## mem_ram
module mem_ram (input clk, wren, 
                input [3:0] d11,input [3:0] d12,input [3:0] d13,input [3:0] d14,input [3:0] d15,input [3:0] d16,input [3:0] d17,input [3:0]d18,
					 input [3:0] d21,input [3:0] d22,input [3:0] d23,input [3:0] d24,input [3:0] d25,input [3:0] d26,input [3:0] d27,input [3:0]d28,
					 input [3:0] d31,input [3:0] d32,input [3:0] d33,input [3:0] d34,input [3:0] d35,input [3:0] d36,input [3:0] d37,input [3:0]d38,
					 input [3:0] d41,input [3:0] d42,input [3:0] d43,input [3:0] d44,input [3:0] d45,input [3:0] d46,input [3:0] d47,input [3:0]d48,
					 input [3:0] r1,input [3:0] r2,
					 input [3:0] r3,input [3:0] r4,
					 output [11:0] w_sum11,
					 output [11:0] w_sum12,
					 output [11:0] w_sum13,
					 output [11:0] w_sum14,
					 output [11:0] w_sum15,
					 output [11:0] w_sum16,
					 output [11:0] w_sum17,
					 output [11:0] w_sum18
					 );
  reg [31:0] mem [3:0];  
  wire [8:0] p11, p21,p31,p41;
  wire [8:0] p12, p22,p32,p42;
  wire [8:0] p13, p23,p33,p43;
  wire [8:0] p14, p24,p34,p44;
  wire [8:0] p15, p25,p35,p45;
  wire [8:0] p16, p26,p36,p46;
  wire [8:0] p17, p27,p37,p47;
  wire [8:0] p18, p28,p38,p48;
wire [9:0] s11,s12,s13,s14,s15,s16,s17,s18;
wire [10:0] s21,s22,s23,s24,s25,s26,s27,s28;
wire [11:0] s31,s32,s33,s34,s35,s36,s37,s38;
  always @(posedge clk) 
      begin
            if (wren) begin
                mem[0][31-:4]<=d11;
					 mem[0][27-:4] <=d12;
					 mem[0][23-:4]<=d13;
					 mem[0][19-:4]<=d14;
					 mem[0][15-:4]<=d15;
					 mem[0][11-:4]<=d16;
					 mem[0][7-:4]<=d17;
					 mem[0][3-:4]<=d18;
					 mem[1][31-:4]<=d21;
					 mem[1][27-:4] <=d22;
					 mem[1][23-:4]<=d23;
					 mem[1][19-:4]<=d24;
					 mem[1][15-:4]<=d25;
					 mem[1][11-:4]<=d26;
					 mem[1][7-:4]<=d27;
  ...
Size: roughly 240 I/O pins, ~22000 µm² of cells after synthesis.
make LEC_CHECK=0 CAP_MARGIN=20 CORE_MARGIN=2 CORE_UTILIZATION=70 CTS_CLUSTER_SIZE=36 HOLD_SLACK_MARGIN=0.3 SLEW_MARGIN=30 finish   # period 6.89 ns
run.sh (not shown) runs the stock make flow with config.mk's settings and CLKGATE_MAP_FILE=.
The first run never finished: it broke off in global routing, error ODB-0269.
Edit:
- CORE_UTILIZATION: 70 -> 71
- CTS_CLUSTER_SIZE: 36 -> default
- HOLD_SLACK_MARGIN: 0.3 -> default
- SLEW_MARGIN: 30 -> 20
- clock period: 6.89 -> 9.71 ns (I/O delays scaled with it)
Result: With this change the flow completed without violations. Die area falls by 1.4%. Synthesized cell count is unchanged. Area after synthesis stays the same.
Edit:
- ABC_AREA: default -> 1
- CTS_CLUSTER_SIZE: default -> 35
- PLACE_DENSITY_LB_ADDON: default -> 0.06
- clock period: 9.71 -> 4.94 ns (I/O delays scaled with it)
Outcome: This time the run did not get past clock tree synthesis (DPL-0033); die size increases by about 3.4%; synthesized area climbs by 3.5%; synthesized cell count came out higher by 23%.
Edit:
- ABC_AREA: 1 -> default
- CORE_UTILIZATION: 71 -> 66
- CTS_CLUSTER_SIZE: 35 -> default
- PLACE_DENSITY_LB_ADDON: 0.06 -> default
- clock period: 4.94 -> 6.6 ns (I/O delays scaled with it)
Effect: Now the flow completed, yet does not pass: negative setup slack; synthesized cell count came out lower by about a fifth; synthesized area came out lower by a few percent; die size came out higher by a few percent.
Edit:
- ABC_AREA: default -> 1
- CORE_UTILIZATION: 66 -> 71
- CTS_CLUSTER_SIZE: default -> 99
- clock period: 6.6 -> 11.4 ns (I/O delays scaled with it)
After rerunning: The changed run went through all stages and came out clean. Final area fell by roughly a tenth. Die size goes down by a few percent. Worst hold slack improves by 960 ps. Count of clock-buffer cells in the layout does not change.
Edit:
- CORE_UTILIZATION: 71 -> 57
- CTS_CLUSTER_SIZE: 99 -> 75
- PLACE_DENSITY_LB_ADDON: default -> 0.12
- clock period: 11.4 -> 5.35 ns (I/O delays scaled with it)
Now the flow finished but failed the layout checks on negative setup slack.
Flip-flop count is unchanged.
Setup slack gets worse by 2100 ps.
Via count rises by 9.3%.
Core utilization came out lower by 1.5 points.
Design area is higher by 21%.
